== juniper ==
## multiply_n_divide_top
module multiply_n_divide_top(clk, reset, a_in, b_in, m_d, start, result, ready);
==> flow/config.mk <==
export PLATFORM = sky130hd
export DESIGN_NAME = multiply_n_divide_top
export DESIGN_NICKNAME = multiply_n_divide_top
export VERILOG_FILES = /design/flow/design.v
export SDC_FILE = /design/flow/constraint.sdc
export NUM_CORES = 4
export LEC_CHECK = 0
export CAP_MARGIN = 20
export CORE_MARGIN = 2
export CORE_UTILIZATION = 38
export SLEW_MARGIN = 20
==> flow/constraint.sdc <==
create_clock -name core_clock -period 4.16 [get_ports {clk}]
set_input_delay 0.8320 -clock core_clock [delete_from_list [all_inputs] [get_ports {clk}]]
set_output_delay 0.8320 -clock core_clock [all_outputs]
set_load 0.01 [all_outputs]
run.sh (not shown) runs the stock make flow with config.mk's settings and CLKGATE_MAP_FILE=.
The final layout from juniper, which completed every stage, passed the timing, DRC and antenna checks at the end of the flow.
Modified inputs, lagoon compared to juniper
- CTS_CLUSTER_DIAMETER newly set to 203
- SETUP_SLACK_MARGIN newly set to 0.27
- CORE_UTILIZATION changed from 38 to 72
- the clock period (ns, I/O delays scaled along) changed from 4.16 to 3.89
Findings:
- From juniper to lagoon the numbers moved as follows: setup slack decreased by 72 ps relative to the old numbers; total number of nets in the final design grew by about 0.7%; flop share of the area closely matched the old numbers; area occupied by registers flat.
[inputs] maple vs lagoon
- an added TNS_END_PERCENT of 5
- an added MAX_ROUTING_LAYER of met4
- a change of CORE_UTILIZATION from 72 to 70
- a deleted SETUP_SLACK_MARGIN that had been 0.27
- an added CTS_CLUSTER_SIZE of 37
- a change of the clock period (ns, I/O delays scaled along) from 3.89 to 3.03
Tool error GRT-0116 stopped maple during global routing (5_1_grt); no final results.
Compared with lagoon, maple shows a lower post-CTS setup-driven buffer insertion count.
Going from lagoon to maple, post-placement worst setup slack went down 800 ps, number of different library cells in the post-synthesis netlist comparable, number of gates resized after CTS grew by 54, full die area has increased, number of cells in the design after placement now sits higher.
maple: placeable core area 1.2% above lagoon
#### Input delta (yarrow over maple)
- swapping 70 for 40 in CORE_UTILIZATION
- clearing TNS_END_PERCENT, which used to be 5
- clearing CTS_CLUSTER_SIZE, which used to be 37
- clearing MAX_ROUTING_LAYER, which used to be met4
- clearing CTS_CLUSTER_DIAMETER, which used to be 203
- swapping 3.03 for 4.16 in the clock period (ns, I/O delays scaled along)
Findings:
- NOTE: post-cts resize count in yarrow falls short of that of maple
- Taking maple as the reference, in yarrow number of CTS-inserted buffers increased by 17 relative to the old numbers, area of the mapped netlist closely matched the old numbers, height of the die increased by about 30% relative to the old numbers, sum of net half-perimeters after detailed placement decreased by 18% relative to the old numbers, horizontal die dimension increased by about 30% relative to the old numbers.
- Looking at worst-case setup slack after placement, yarrow sits above maple.
- Final weighted congestion of routability-driven global placement ended up 0.20 lower on yarrow than on maple.
- yarrow completed end to end with timing, DRC and antenna clean.
- Floorplan row count (lower): maple
- The core outline area reported for yarrow is greater than that of maple by 77%.
- As far as register bit total from synthesis goes, yarrow and maple are indistinguishable; the numbers are identical.
The inputs of sierra differ from those of yarrow as listed below.
- putting HOLD_SLACK_MARGIN at 0.26 where nothing was set
- putting MAX_ROUTING_LAYER at met4 where nothing was set
- swapping 2 for 10 in CORE_MARGIN
- putting ABC_AREA at 1 where nothing was set
- putting TNS_END_PERCENT at 45 where nothing was set
- swapping 4.16 for 4.5 in the clock period (ns, I/O delays scaled along)
--- outcome ---
When sierra is set beside yarrow, its die width turns out to be 19% larger.
Across both runs, part of the Yosys area used for sequential elements was lower for sierra than for yarrow.
Diff yarrow -> sierra: first-pass GRT wire length up 54 mm, setup slack after layout shows an increase of 590 ps, synthesized cell count now larger.
Delta (sierra minus yarrow): share of the core filled with cells has decreased; site row count picked up an extra 12%.
In the tables for sierra and yarrow, critical path data arrival time reads lower with sierra.
Growth of design area from synthesis to finish, sierra and yarrow: larger value in yarrow
[sierra vs yarrow] number of cells on the critical path: higher in sierra
